==> build 69 <==
==> flow/design.v (excerpt) <==
module TCAM_TOP (
        input                   CLK
       ,input                   RESET
       ,input                   SEARCH
       ,input                   SETTING
       ,input   [DATA_BITS-1:0] KEY
       ,input   [IDWID-1:0]     SETTING_ID
       ,input   [MASKWID-1:0]   SETTING_MASKID
       ,input   [IDWID-1:0]     SETTING_PRIORITY
       ,output  [IDWID-1:0]     RULEID
       ,output                  SETTING_COMPLETE
       ,output                  SEARCH_COMPLETE
       ,output                  MISMATCH
       ,input                     DDR3_AVL_INIT
       ,input   [SDRAM_DATA-1:0]  DDR3_AVL_READDATA
       ,input                     DDR3_AVL_WAITREQUEST
       ,input                     DDR3_AVL_READDATAVALID
       ,output                    DDR3_AVL_READ
       ,output                    DDR3_AVL_WRITE
       ,output  [SDRAM_ADDR-1:0]  DDR3_AVL_ADDRESS
       ,output  [SDRAM_DATA-1:0]  DDR3_AVL_WRITEDATA
       ,output                    DDR3_AVL_BURSTCOUNT
       ,output                    DDR3_AVL_INITCOMPLETE
	);
clock: 3.12 ns
lec_check: 0
cap_margin: 20
core_margin: 2
core_utilization: 70
setup_slack_margin: 0.73
slew_margin: 20
run.sh (not shown) runs the stock make flow with config.mk's settings and CLKGATE_MAP_FILE=.
==> build 18: changes against build 69 <==
--- a/flow/config.mk
+++ b/flow/config.mk
@@ -8,5 +8,8 @@
 export CAP_MARGIN = 20
 export CORE_MARGIN = 2
-export CORE_UTILIZATION = 70
-export SETUP_SLACK_MARGIN = 0.73
-export SLEW_MARGIN = 20
+export CORE_UTILIZATION = 72
+export CTS_CLUSTER_DIAMETER = 119
+export CTS_CLUSTER_SIZE = 10
+export PLACE_DENSITY_LB_ADDON = 0.0
+export SETUP_SLACK_MARGIN = 0.89
+export SLEW_MARGIN = 40
==> impl_metrics.env <==
# physical design summary
export IMPL_comb_power_share_pct=4.8
export IMPL_fin_crit_sh_pct=74.8
export IMPL_slowest_delay_ns=0.43
export IMPL_finalPower_mw=86.1
export IMPL_dr_wl_met2_um=117000
export IMPL_final_util_pct=83.7
export IMPL_ctsResizeCount=230
export IMPL_status="finished clean"
export IMPL_layout_nonclk_buf_share_pct=6.97
export IMPL_comb_area_um2=24100
export IMPL_grt_max_degree=146
export IMPL_p_seq_share_pct=52.4
export IMPL_rows=141
export IMPL_clk_power_mw=36.9
export IMPL_fin_hold_ws_ns=0.139
export IMPL_detail_route_wl_per_cell_um=23.9
export IMPL_fmax_mhz=429
(the above is from build 69)
==> impl_metrics.env <==
# physical design summary
export IMPL_fin_hold_ws_ns=0.134
export IMPL_ctsResizeCount=467
export IMPL_status="complete, but fails checks"
export IMPL_comb_power_share_pct=4.5
export IMPL_final_util_pct=86.0
export IMPL_detail_route_wl_per_cell_um=24.6
export IMPL_clk_power_mw=38.2
export IMPL_finalPower_mw=87.4
export IMPL_ant_nets=1
export IMPL_slowest_delay_ns=0.44
export IMPL_so_faults="antenna violations"
(the above is from build 18)

==> xenon: inputs <==
Starting RTL as in the previous note.
// TCAM_TOP
module TCAM_TOP (
        input                   CLK
       ,input                   RESET
       ,input                   SEARCH
       ,input                   SETTING
       ,input   [DATA_BITS-1:0] KEY
       ,input   [IDWID-1:0]     SETTING_ID
       ,input   [MASKWID-1:0]   SETTING_MASKID
       ,input   [IDWID-1:0]     SETTING_PRIORITY
       ,output  [IDWID-1:0]     RULEID
       ,output                  SETTING_COMPLETE
       ,output                  SEARCH_COMPLETE
       ,output                  MISMATCH
       ,input                     DDR3_AVL_INIT
       ,input   [SDRAM_DATA-1:0]  DDR3_AVL_READDATA
       ,input                     DDR3_AVL_WAITREQUEST
       ,input                     DDR3_AVL_READDATAVALID
       ,output                    DDR3_AVL_READ
       ,output                    DDR3_AVL_WRITE
       ,output  [SDRAM_ADDR-1:0]  DDR3_AVL_ADDRESS
       ,output  [SDRAM_DATA-1:0]  DDR3_AVL_WRITEDATA
       ,output                    DDR3_AVL_BURSTCOUNT
       ,output                    DDR3_AVL_INITCOMPLETE
	);
make LEC_CHECK=0 CAP_MARGIN=35 CORE_MARGIN=2 CORE_UTILIZATION=72 CTS_CLUSTER_DIAMETER=54 CTS_CLUSTER_SIZE=17 PLACE_DENSITY_LB_ADDON=0.07 SETUP_SLACK_MARGIN=0.93 SLEW_MARGIN=20 finish   # period 3.12 ns
==> indigo (differences from xenon) <==
==> flow/config.mk (replaced) <==
export PLATFORM = sky130hd
export DESIGN_NAME = TCAM_TOP
export DESIGN_NICKNAME = TCAM_TOP
export VERILOG_FILES = /design/flow/design.v
export SDC_FILE = /design/flow/constraint.sdc
export NUM_CORES = 4
export LEC_CHECK = 0
export CAP_MARGIN = 20
export CORE_MARGIN = 2
export CORE_UTILIZATION = 72
export CTS_CLUSTER_SIZE = 17
export SETUP_SLACK_MARGIN = 0.91
export SLEW_MARGIN = 20
==> violet (differences from xenon) <==
==> flow/config.mk (replaced) <==
export PLATFORM = sky130hd
export DESIGN_NAME = TCAM_TOP
export DESIGN_NICKNAME = TCAM_TOP
export VERILOG_FILES = /design/flow/design.v
export SDC_FILE = /design/flow/constraint.sdc
export NUM_CORES = 4
export LEC_CHECK = 0
export CAP_MARGIN = 20
export CORE_MARGIN = 2
export CORE_UTILIZATION = 72
export CTS_CLUSTER_DIAMETER = 64
export CTS_CLUSTER_SIZE = 10
export SETUP_SLACK_MARGIN = 0.92
export SLEW_MARGIN = 40
==> results.toml <==
# physical design summary
[final_layout]
syn2layout_area_growth_pct = 18.2
bufAreaShareNonClock_pct = 6.29
nets = 8035
n_all_buffers = 761
combGateArea_sq_um = 24200

[drt]
drt_iter0_drc = 3927

[final_timing]
fmax_ghz = 0.442

[worst_setup_path]
critPathKind = "flop to output pin"

[outcome]
status = "complete, no violations"

[power_and_ir_drop]
p_seq_share_pct = 52.2
The numbers above come from indigo.

==> results.toml <==
# physical design summary
[outcome]
status = "failed layout checks"
check-failures = "antenna rules"

[final_layout]
n_all_buffers = 782
bufAreaShareNonClock_pct = 6.85
nets = 7960

[drt]
ant_nets = 1
drt_iter0_drc = 3946

[final_timing]
fmax_ghz = 0.440
The numbers above come from xenon.

==> results.toml <==
# physical design summary
[power_and_ir_drop]
p_seq_share_pct = 51.6

[final_layout]
bufAreaShareNonClock_pct = 6.23
combGateArea_sq_um = 24200
n_all_buffers = 763
nets = 8100
syn2layout_area_growth_pct = 18.5

[outcome]
status = "complete, no violations"

[worst_setup_path]
critPathKind = "flop to output pin"
The numbers above come from violet.


==> inputs of v39 <==
TCAM_TOP again, from the RTL that the note above started with.
Settings: LEC_CHECK=0, ABC_AREA=1, CAP_MARGIN=20, CELL_PAD_IN_SITES_DETAIL_PLACEMENT=2, CORE_MARGIN=10, CORE_UTILIZATION=65, CTS_CLUSTER_DIAMETER=307, CTS_CLUSTER_SIZE=48, GPL_ROUTABILITY_DRIVEN=1, MAX_ROUTING_LAYER=met5, PLACE_DENSITY_LB_ADDON=0.24, SETUP_SLACK_MARGIN=0.1, SLEW_MARGIN=20; clock period 4.66 ns.
==> v26: changes against v39 <==
- ABC_AREA: 1 -> unset
- CELL_PAD_IN_SITES_DETAIL_PLACEMENT: 2 -> unset
- CORE_MARGIN: 10 -> 2
- CORE_UTILIZATION: 65 -> 58
- CTS_CLUSTER_DIAMETER: 307 -> unset
- CTS_CLUSTER_SIZE: 48 -> unset
- GPL_ROUTABILITY_DRIVEN: 1 -> unset
- MAX_ROUTING_LAYER: met5 -> unset
- PLACE_DENSITY_LB_ADDON: 0.24 -> unset
- SETUP_SLACK_MARGIN: 0.1 -> unset
==> flow/constraint.sdc (replaced) <==
create_clock -name core_clock -period 9.77 [get_ports {CLK}]
set_input_delay 1.9540 -clock core_clock [delete_from_list [all_inputs] [get_ports {CLK}]]
set_output_delay 1.9540 -clock core_clock [all_outputs]
set_load 0.01 [all_outputs]
==> v6: changes against v39 <==
- ABC_AREA: 1 -> unset
- CELL_PAD_IN_SITES_DETAIL_PLACEMENT: 2 -> unset
- CORE_MARGIN: 10 -> 2
- CORE_UTILIZATION: 65 -> 27
- CTS_CLUSTER_DIAMETER: 307 -> unset
- CTS_CLUSTER_SIZE: 48 -> unset
- GPL_ROUTABILITY_DRIVEN: 1 -> unset
- MAX_ROUTING_LAYER: met5 -> unset
- PLACE_DENSITY_LB_ADDON: 0.24 -> unset
- SETUP_SLACK_MARGIN: 0.1 -> unset
==> flow/constraint.sdc (replaced) <==
create_clock -name core_clock -period 13.1 [get_ports {CLK}]
set_input_delay 2.6200 -clock core_clock [delete_from_list [all_inputs] [get_ports {CLK}]]
set_output_delay 2.6200 -clock core_clock [all_outputs]
set_load 0.01 [all_outputs]
==> comparison table <==
                                                                                              v26                                v6                        v39
Count of nets left with antenna violations after detail routing                                 0                                 0                          -
Number of cell instances after yosys synthesis                                               6811                              6811                       8832
Status                                                                   timing/DRC/antenna clean          timing/DRC/antenna clean  aborted with a tool error
Stage where the flow stopped                                                                    -                                 -               3_5_place_dp
Number of buffers inserted by post-CTS setup repair                                             0                                 0                          -
Final nets                                                                                   7937                              7960                          -
Critical path data arrival time                                                           3.63 ns                           4.35 ns                          -
Leading power group                                                                     registers                         registers                          -
Sw frac                                                                                     0.211                             0.223                          -
Post-route clock period utilization                                                         0.572                             0.532                          -
Routed wire per std cell                                                                  22.4 µm                           20.3 µm                          -
Maximum capacitance violations                                                                  0                                 0                          -
Clock buffer instance count of the final layout                                               497                               478                          -
Number of levels in the clock H-tree                                                            5                                 5                          -
Crit-path most repeated cell                                     sky130_fd_sc_hd__clkdlybuf4s50_1  sky130_fd_sc_hd__clkdlybuf4s50_1                          -
Fp_density                                                                                  0.583                             0.272                      0.656
Number of gates resized after cts                                                               0                                 0                          -
Global-route total usage across every layer                                                 0.252                             0.132                          -
Sequential share of power                                                                   0.518                             0.499                          -
Fin. Hold Viols                                                                                 0                                 0                          -

==> inputs of job 414 <==
Starting RTL as in the previous note.
Settings: LEC_CHECK=0, CAP_MARGIN=35, CORE_MARGIN=2, CORE_UTILIZATION=72, CTS_CLUSTER_DIAMETER=54, CTS_CLUSTER_SIZE=17, PLACE_DENSITY=0.42, SETUP_SLACK_MARGIN=0.93, SLEW_MARGIN=15; clock period 3.12 ns.
==> job 1492: changes against job 414 <==
CAP_MARGIN = 20   (was 35)
CTS_CLUSTER_DIAMETER = 119   (was 54)
CTS_CLUSTER_SIZE = 10   (was 17)
PLACE_DENSITY = unset   (was 0.42)
PLACE_DENSITY_LB_ADDON = 0.0   (was unset)
SETUP_SLACK_MARGIN = 0.89   (was 0.93)
SLEW_MARGIN = 20   (was 15)
TNS_END_PERCENT = 5   (was unset)
==> job 8532: changes against job 414 <==
ABC_AREA = 0   (was unset)
CAP_MARGIN = 40   (was 35)
CTS_CLUSTER_DIAMETER = 337   (was 54)
CTS_CLUSTER_SIZE = 21   (was 17)
GPL_ROUTABILITY_DRIVEN = 1   (was unset)
MAX_ROUTING_LAYER = met4   (was unset)
PLACE_DENSITY = unset   (was 0.42)
PLACE_DENSITY_LB_ADDON = 0.08   (was unset)
SLEW_MARGIN = 20   (was 15)
==> job 2512: changes against job 414 <==
ABC_AREA = 1   (was unset)
CAP_MARGIN = 20   (was 35)
CTS_CLUSTER_DIAMETER = 358   (was 54)
CTS_CLUSTER_SIZE = 10   (was 17)
PLACE_DENSITY = unset   (was 0.42)
SETUP_SLACK_MARGIN = 0.92   (was 0.93)
SLEW_MARGIN = 20   (was 15)
==> results <==
Job 2512 ran to the end with no violations. Job 1492 completed and failed the layout checks on antenna violations. Job 414 passed the timing, DRC and antenna checks. Job 8532 went through all stages and came out clean.
In job 2512 the via count is higher than in job 1492, by 20%.
The highest count of clock-buffer cells in the layout belongs to job 2512, the lowest to job 8532.
Sequential cell count is the same in job 1492 and job 8532.
In job 2512 the non-clock buffer count is lower than in job 414, by 49.
Combinational power: job 1492 is higher than job 414 (about 1%).
First-iteration DRC count: job 2512 > job 8532 > job 1492 > job 414.
In synthesized cell count, job 8532 and job 414 do not differ.
Power: job 8532 < job 414 < job 1492 < job 2512.
==> figures <==
| metric | job 8532 | job 414 | job 2512 | job 1492 |
|---|---|---|---|---|
| Post-layout power | 72.83 mW | 76.64 mW | 87.70 mW | 87.42 mW |
| Multi-input gate share of the layout cell area | 20.42% | 20.25% | 16.54% | 19.56% |
| Critical Path Stages | 7 | 3 | 3 | 1 |
| Slowest stage cell, crit path | sky130_fd_sc_hd__edfxtp_1 | sky130_fd_sc_hd__dfrtp_2 | sky130_fd_sc_hd__dfrtp_1 | sky130_fd_sc_hd__clkdlybuf4s50_1 |
| Outcome | timing/DRC/antenna clean | timing/DRC/antenna clean | timing/DRC/antenna clean | complete, but fails checks |
| Violated checks | - | - | - | antenna violations |
| Final layout net count | 7,949 | 7,944 | 9,988 | 8,078 |
| Standard-cell rows | 139 | 139 | 138 | 139 |
| Average instance area after synthesis | 15.26 µm² | 15.26 µm² | 11.65 µm² | 15.26 µm² |
| Violation count after the first detailed-route iteration | 3,996 | 3,748 | 6,711 | 3,838 |
| Final setup margin | 0.8077 ns | 0.9170 ns | 0.8201 ns | 0.7147 ns |
| Worst EP arrival | 2.85 ns | 1.58 ns | 1.68 ns | 1.78 ns |
| Post-place instance area | 113,000 µm² | 112,600 µm² | 110,600 µm² | 112,600 µm² |
| Worst Hold Depth | - | 1 | 3 | 1 |
| Maximum fanout count along the critical path | 9 | 2 | 2 | 1 |
| Area of combinational cells with multiple inputs | 24,210 µm² | 24,170 µm² | 19,990 µm² | 24,090 µm² |
| Endpoint of the worst setup timing path | SDRAM_CONTROLLER_INST.AVM_M0_ADDRESS[8]$_DFFE_PP_ | DDR3_AVL_WRITE | DDR3_AVL_WRITE | DDR3_AVL_WRITEDATA[122] |
| Multiplexer fraction of the synthesized cell area | 14.24% | 14.24% | 0% | 14.24% |
Power figures rest on the tool's default switching activity, not on a simulated workload.
